Design PCPU, start of the top module:
module PCPU(
	input clock,
	input enable,
	input reset,
	input start,
	input [15:0] d_datain,
	input [15:0] i_datain,
	input [3:0] select_y,
	output wire [7:0] d_addr,
	output wire [15:0] d_dataout,
	output wire d_we,
	output wire [7:0] i_addr,
	output reg [15:0] y
);
clock: 3.22 ns
lec_check: 0
abc_area: 1
cap_margin: 20
cell_pad_in_sites_detail_placement: 2
cell_pad_in_sites_global_placement: 2
core_aspect_ratio: 1.75
core_margin: 2
core_utilization: 59
gpl_routability_driven: 0
gpl_timing_driven: 0
setup_slack_margin: 0.82
slew_margin: 10
tns_end_percent: 35
run.sh (not shown) runs the stock make flow with config.mk's settings and CLKGATE_MAP_FILE=.
The starting point stopped in 3_1_place_gp_skip_io.
Edit:
Settings changed: CELL_PAD_IN_SITES_DETAIL_PLACEMENT 2 to not set, CELL_PAD_IN_SITES_GLOBAL_PLACEMENT 2 to not set, CORE_ASPECT_RATIO 1.75 to not set, CORE_UTILIZATION 59 to 66, GPL_ROUTABILITY_DRIVEN 0 to not set, GPL_TIMING_DRIVEN 0 to not set, SETUP_SLACK_MARGIN 0.82 to not set, SLEW_MARGIN 10 to 20, TNS_END_PERCENT 35 to not set.
Clock period 3.22 ns to 3.3 ns, I/O delays scaled along.
Result:
- This time the run never finished: it broke off in 5_1_grt
- synthesized area does not change
- die area goes down by 11%
- synthesized cell count stays the same

* * *

PCPU again, from the RTL that the note above started with.
Settings: LEC_CHECK=0, CAP_MARGIN=20, CELL_PAD_IN_SITES_DETAIL_PLACEMENT=0, CELL_PAD_IN_SITES_GLOBAL_PLACEMENT=3, CORE_MARGIN=8, CORE_UTILIZATION=49, GPL_ROUTABILITY_DRIVEN=1, MAX_ROUTING_LAYER=met4, MIN_ROUTING_LAYER=met2, PLACE_DENSITY_LB_ADDON=0.12, SETUP_SLACK_MARGIN=-0.11, SLEW_MARGIN=30, TNS_END_PERCENT=40; clock period 3.15 ns.
The baseline died in 3_1_place_gp_skip_io with FLW-0024.
Next try:
CELL_PAD_IN_SITES_DETAIL_PLACEMENT = default   (was 0)
CELL_PAD_IN_SITES_GLOBAL_PLACEMENT = default   (was 3)
CORE_MARGIN = 2   (was 8)
CORE_UTILIZATION = 66   (was 49)
GPL_ROUTABILITY_DRIVEN = default   (was 1)
MAX_ROUTING_LAYER = default   (was met4)
MIN_ROUTING_LAYER = default   (was met2)
PLACE_DENSITY_LB_ADDON = default   (was 0.12)
SETUP_SLACK_MARGIN = default   (was -0.11)
SLEW_MARGIN = 20   (was 30)
TNS_END_PERCENT = default   (was 40)
clock period = 4.44 ns   (was 3.15 ns; I/O delays follow)
This time the run finished but failed the layout checks on setup timing. Synthesized area does not change. Die size drops by 32%. Synthesized cell count stays the same.
Next try:
CORE_ASPECT_RATIO = 1.75   (was default)
CORE_UTILIZATION = 59   (was 66)
clock period = 2.95 ns   (was 4.44 ns; I/O delays follow)
Result: Now the flow failed in 5_1_grt. Die area rises by 12%. Synthesized area does not change. Synthesized cell count is unchanged.

* * *

PCPU again, from the RTL that the note above started with.
Settings: LEC_CHECK=0, ABC_AREA=0, CAP_MARGIN=20, CELL_PAD_IN_SITES_DETAIL_PLACEMENT=0, CORE_ASPECT_RATIO=0.76, CORE_MARGIN=2, CORE_UTILIZATION=23, GPL_TIMING_DRIVEN=0, MAX_ROUTING_LAYER=met4, PLACE_DENSITY_LB_ADDON=0.18, SLEW_MARGIN=40, TNS_END_PERCENT=95; clock period 5.84 ns.
The baseline ran to the end with violations: setup timing.
Rerun with:
==> flow/config.mk (replaced) <==
export PLATFORM = sky130hd
export DESIGN_NAME = PCPU
export DESIGN_NICKNAME = PCPU
export VERILOG_FILES = /design/flow/design.v
export SDC_FILE = /design/flow/constraint.sdc
export NUM_CORES = 4
export LEC_CHECK = 0
export ABC_AREA = 1
export CAP_MARGIN = 20
export CORE_MARGIN = 2
export CORE_UTILIZATION = 72
export CTS_CLUSTER_DIAMETER = 218
export CTS_CLUSTER_SIZE = 99
export SETUP_SLACK_MARGIN = 0.89
export SLEW_MARGIN = 20
==> flow/constraint.sdc (replaced) <==
create_clock -name core_clock -period 3.03 [get_ports {clock}]
set_input_delay 0.6060 -clock core_clock [delete_from_list [all_inputs] [get_ports {clock}]]
set_output_delay 0.6060 -clock core_clock [all_outputs]
set_load 0.01 [all_outputs]
After rerunning: This time the run stopped in clock tree synthesis (4_1_cts) with DPL-0033. Synthesized cell count increases by a quarter to a third. Die area came out lower by well over a third. Synthesized area decreases slightly.

* * *

Starting RTL as in the previous note.
Settings: LEC_CHECK=0, ABC_AREA=1, CAP_MARGIN=15, CELL_PAD_IN_SITES_DETAIL_PLACEMENT=1, CELL_PAD_IN_SITES_GLOBAL_PLACEMENT=1, CORE_ASPECT_RATIO=0.85, CORE_MARGIN=6, CORE_UTILIZATION=27, CTS_CLUSTER_SIZE=44, GPL_ROUTABILITY_DRIVEN=0, GPL_TIMING_DRIVEN=1, HOLD_SLACK_MARGIN=0.13, MAX_ROUTING_LAYER=met4, PLACE_DENSITY_LB_ADDON=0.03, SETUP_SLACK_MARGIN=0.87, SLEW_MARGIN=5; clock period 5.14 ns.
The starting point ran to the end with no violations.
Then changed:
==> flow/config.mk (replaced) <==
export PLATFORM = sky130hd
export DESIGN_NAME = PCPU
export DESIGN_NICKNAME = PCPU
export VERILOG_FILES = /design/flow/design.v
export SDC_FILE = /design/flow/constraint.sdc
export NUM_CORES = 4
export LEC_CHECK = 0
export CAP_MARGIN = 20
export CORE_MARGIN = 2
export CORE_UTILIZATION = 40
export SLEW_MARGIN = 20
==> flow/constraint.sdc (replaced) <==
create_clock -name core_clock -period 5.5 [get_ports {clock}]
set_input_delay 1.1000 -clock core_clock [delete_from_list [all_inputs] [get_ports {clock}]]
set_output_delay 1.1000 -clock core_clock [all_outputs]
set_load 0.01 [all_outputs]
Final area is lower by 1.9%.
Wire length shrinks by 17%.
Combinational power drops by about 3%.
Via count falls by about 10%.
Then changed:
--- a/flow/config.mk
+++ b/flow/config.mk
@@ -8,4 +8,4 @@
 export CAP_MARGIN = 20
 export CORE_MARGIN = 2
-export CORE_UTILIZATION = 40
+export CORE_UTILIZATION = 36
 export SLEW_MARGIN = 20
==> flow/constraint.sdc (replaced) <==
create_clock -name core_clock -period 8.7 [get_ports {clock}]
set_input_delay 1.7400 -clock core_clock [delete_from_list [all_inputs] [get_ports {clock}]]
set_output_delay 1.7400 -clock core_clock [all_outputs]
set_load 0.01 [all_outputs]
The changed run ran to the end with no violations.
Non-clock buffer count fell by 76.
Sequential power fell by well over a third.
Flip-flop count is unchanged.
Synthesized cell count does not change.
Worst setup slack improved by 2000 ps.
Power fell by well over a third.
Cell count rose slightly.
Then changed:
--- a/flow/config.mk
+++ b/flow/config.mk
@@ -6,6 +6,12 @@
 export NUM_CORES = 4
 export LEC_CHECK = 0
+export ABC_AREA = 1
 export CAP_MARGIN = 20
+export CELL_PAD_IN_SITES_DETAIL_PLACEMENT = 2
+export CELL_PAD_IN_SITES_GLOBAL_PLACEMENT = 2
+export CORE_ASPECT_RATIO = 1.75
 export CORE_MARGIN = 2
-export CORE_UTILIZATION = 36
+export CORE_UTILIZATION = 59
+export GPL_TIMING_DRIVEN = 0
+export SETUP_SLACK_MARGIN = 0.82
 export SLEW_MARGIN = 20
==> flow/constraint.sdc (replaced) <==
create_clock -name core_clock -period 3.22 [get_ports {clock}]
set_input_delay 0.6440 -clock core_clock [delete_from_list [all_inputs] [get_ports {clock}]]
set_output_delay 0.6440 -clock core_clock [all_outputs]
set_load 0.01 [all_outputs]
Effect: This time the run ended with an error in global placement without I/O (3_1_place_gp_skip_io) on GPL-0301; synthesized cell count rises by 24%; area after synthesis falls by 1.8%; die area falls by 39%.
Power figures rest on the tool's default switching activity, not on a simulated workload.
